== run A ==
## agc_ref_correction
module agc_ref_correction(
	input signed [11:0] ip_data, 
	input ip_clock,
	input ip_reset, 
	output [11:0] op_data
); 
	wire signed [11:0] get_op_gain; 
	gain_block gain_block_inst( 
		.ip_data(ip_data), 
		.ip_clock(ip_clock), 
		.ip_reset(ip_reset), 
		.op_data(get_op_gain)
	); 
	wire signed [11:0] get_op_abs; 
	abs_block abs_block_inst(
		.ip_data(get_op_gain), 
		.ip_clock(ip_clock), 
		.ip_reset(ip_reset), 
		.op_data(get_op_abs)
	); 
	wire signed [11:0] get_op_power_est; 
	power_estimation power_estimation_inst( 
		.ip_data(get_op_abs), 
		.ip_clock(ip_clock), 
		.ip_reset(ip_reset), 
		.op_data(get_op_power_est)
	); 
	wire signed [11:0] get_op_gain_error; 
	gain_error gain_error_inst( 
		.ip_data(get_op_power_est), 
		.ip_clock(ip_clock), 
		.ip_reset(ip_reset), 
		.op_data(get_op_gain_error)
	);
	wire signed [11:0] get_op_acc;  
	accumulator accumulator_inst(
		.ip_data(get_op_gain_error), 
		.ip_clock(ip_clock), 
		.ip_reset(ip_reset), 
		.op_data(get_op_acc)
	);
	wire signed [11:0] get_op_product; 
	product_block product_block_inst( 
		.ip_data(ip_data), 
		.ip_data_2(get_op_acc),
		.ip_clock(ip_clock), 
		.ip_reset(ip_reset), 
		.op_data(get_op_product)
	); 
	assign op_data = get_op_product;
endmodule 
Settings: LEC_CHECK=0, CAP_MARGIN=15, CELL_PAD_IN_SITES_DETAIL_PLACEMENT=1, CORE_MARGIN=6, CORE_UTILIZATION=40, CTS_CLUSTER_SIZE=37, GPL_TIMING_DRIVEN=0, MAX_ROUTING_LAYER=met4, PLACE_DENSITY_LB_ADDON=0.08, SLEW_MARGIN=20; clock period 10.0 ns.
run.sh (not shown) runs the stock make flow with config.mk's settings and CLKGATE_MAP_FILE=.
[inputs] run B vs run A
==> flow/config.mk <==
export PLATFORM = sky130hd
export DESIGN_NAME = agc_ref_correction
export DESIGN_NICKNAME = agc_ref_correction
export VERILOG_FILES = /design/flow/design.v
export SDC_FILE = /design/flow/constraint.sdc
export NUM_CORES = 4
export LEC_CHECK = 0
export ABC_AREA = 1
export CAP_MARGIN = 20
export CORE_MARGIN = 2
export CORE_UTILIZATION = 72
export CTS_CLUSTER_SIZE = 14
export PLACE_DENSITY_LB_ADDON = 0.08
export SLEW_MARGIN = 20
==> flow/constraint.sdc <==
create_clock -name core_clock -period 6.0 [get_ports {ip_clock}]
set_input_delay 1.2000 -clock core_clock [delete_from_list [all_inputs] [get_ports {ip_clock}]]
set_output_delay 1.2000 -clock core_clock [all_outputs]
set_load 0.01 [all_outputs]
- Every stage of run B finished as expected; the final checks, on the other hand, flagged negative setup slack, which means the layout fails.
- As of run B, number of buffers inserted during clock tree synthesis had fallen by a little under 10% compared to run A.
- What run B reported for yosys stat cell total has to be multiplied by 0.858 to get the figure for run A.
- Post-synthesis share of cell area spent on and-or and or-and gates was higher in run A than in run B.
- The slowest stage cell on the critical path comes out sky130_fd_sc_hd__fa_1 in one run and sky130_fd_sc_hd__fa_2 in the other, namely in run A and run B respectively.
- | total standard cell area after synthesis | run B vs run A | worse |
- Taking run B as 1.0, run A lands at 0.887 on number of global-route vias before repair.
- Run B against run A: final weighted congestion in routability-driven placement increased by 8.5% relative to the old numbers, total routing usage reported by global routing increased by 17 points relative to the old numbers, met1 wire length increased by about 1.5% relative to the old numbers.
- Sequential share of layout area in run B vs run A: down 1.7 points
The following lists how run C was set up differently from run B:
--- a/flow/config.mk
+++ b/flow/config.mk
@@ -10,5 +10,6 @@
 export CORE_MARGIN = 2
 export CORE_UTILIZATION = 72
-export CTS_CLUSTER_SIZE = 14
-export PLACE_DENSITY_LB_ADDON = 0.08
+export CTS_CLUSTER_SIZE = 72
+export PLACE_DENSITY_LB_ADDON = 0.01
+export SETUP_SLACK_MARGIN = 1.78
 export SLEW_MARGIN = 20
==> flow/constraint.sdc <==
create_clock -name core_clock -period 7.33 [get_ports {ip_clock}]
set_input_delay 1.4660 -clock core_clock [delete_from_list [all_inputs] [get_ports {ip_clock}]]
set_output_delay 1.4660 -clock core_clock [all_outputs]
set_load 0.01 [all_outputs]
[summary]
- Comparing run C and run B, the one run not ending clean was run B.
- Final checks on run B, whose flow otherwise completed, came back failing, citing negative setup slack.
- [run C vs run B] relative area of clock buffers and inverters in the final design: higher in run C
- In the metrics for run C and run B, the one carrying the higher fraction of met2 tracks used by global routing is run B.
Inputs modified between run C and run D:
--- a/flow/config.mk
+++ b/flow/config.mk
@@ -6,10 +6,7 @@
 export NUM_CORES = 4
 export LEC_CHECK = 0
-export ABC_AREA = 1
 export CAP_MARGIN = 20
 export CORE_MARGIN = 2
-export CORE_UTILIZATION = 72
-export CTS_CLUSTER_SIZE = 72
-export PLACE_DENSITY_LB_ADDON = 0.01
-export SETUP_SLACK_MARGIN = 1.78
+export CORE_UTILIZATION = 67
+export PLACE_DENSITY = 0.6
 export SLEW_MARGIN = 20
==> flow/constraint.sdc <==
create_clock -name core_clock -period 7.19 [get_ports {ip_clock}]
set_input_delay 1.4380 -clock core_clock [delete_from_list [all_inputs] [get_ports {ip_clock}]]
set_output_delay 1.4380 -clock core_clock [all_outputs]
set_load 0.01 [all_outputs]
==> results <==
To summarise run D: no stage aborted, but the layout did not pass its checks, failing on negative setup slack.
The capture point of the worst path comes out power_estimation_inst.reg_sum[11] in one run and power_estimation_inst.reg_sum[10] in the other, namely in run D and run C respectively.
Of run C and run D, the higher overall via count from detail_route belongs to run C.
Summary of run D over run C: combined area of all synthesized cells has decreased, global routing usage on met2 has decreased, global-route wire length before repair has decreased, simple-gate portion of the synthesized area has decreased.
Startpoint of the worst setup timing path: abs_block_inst.reg_op_abs[2] -> run C, abs_block_inst.reg_op_abs[0] -> run D
The die area reported for run D is greater than that of run C by about 3.6%.
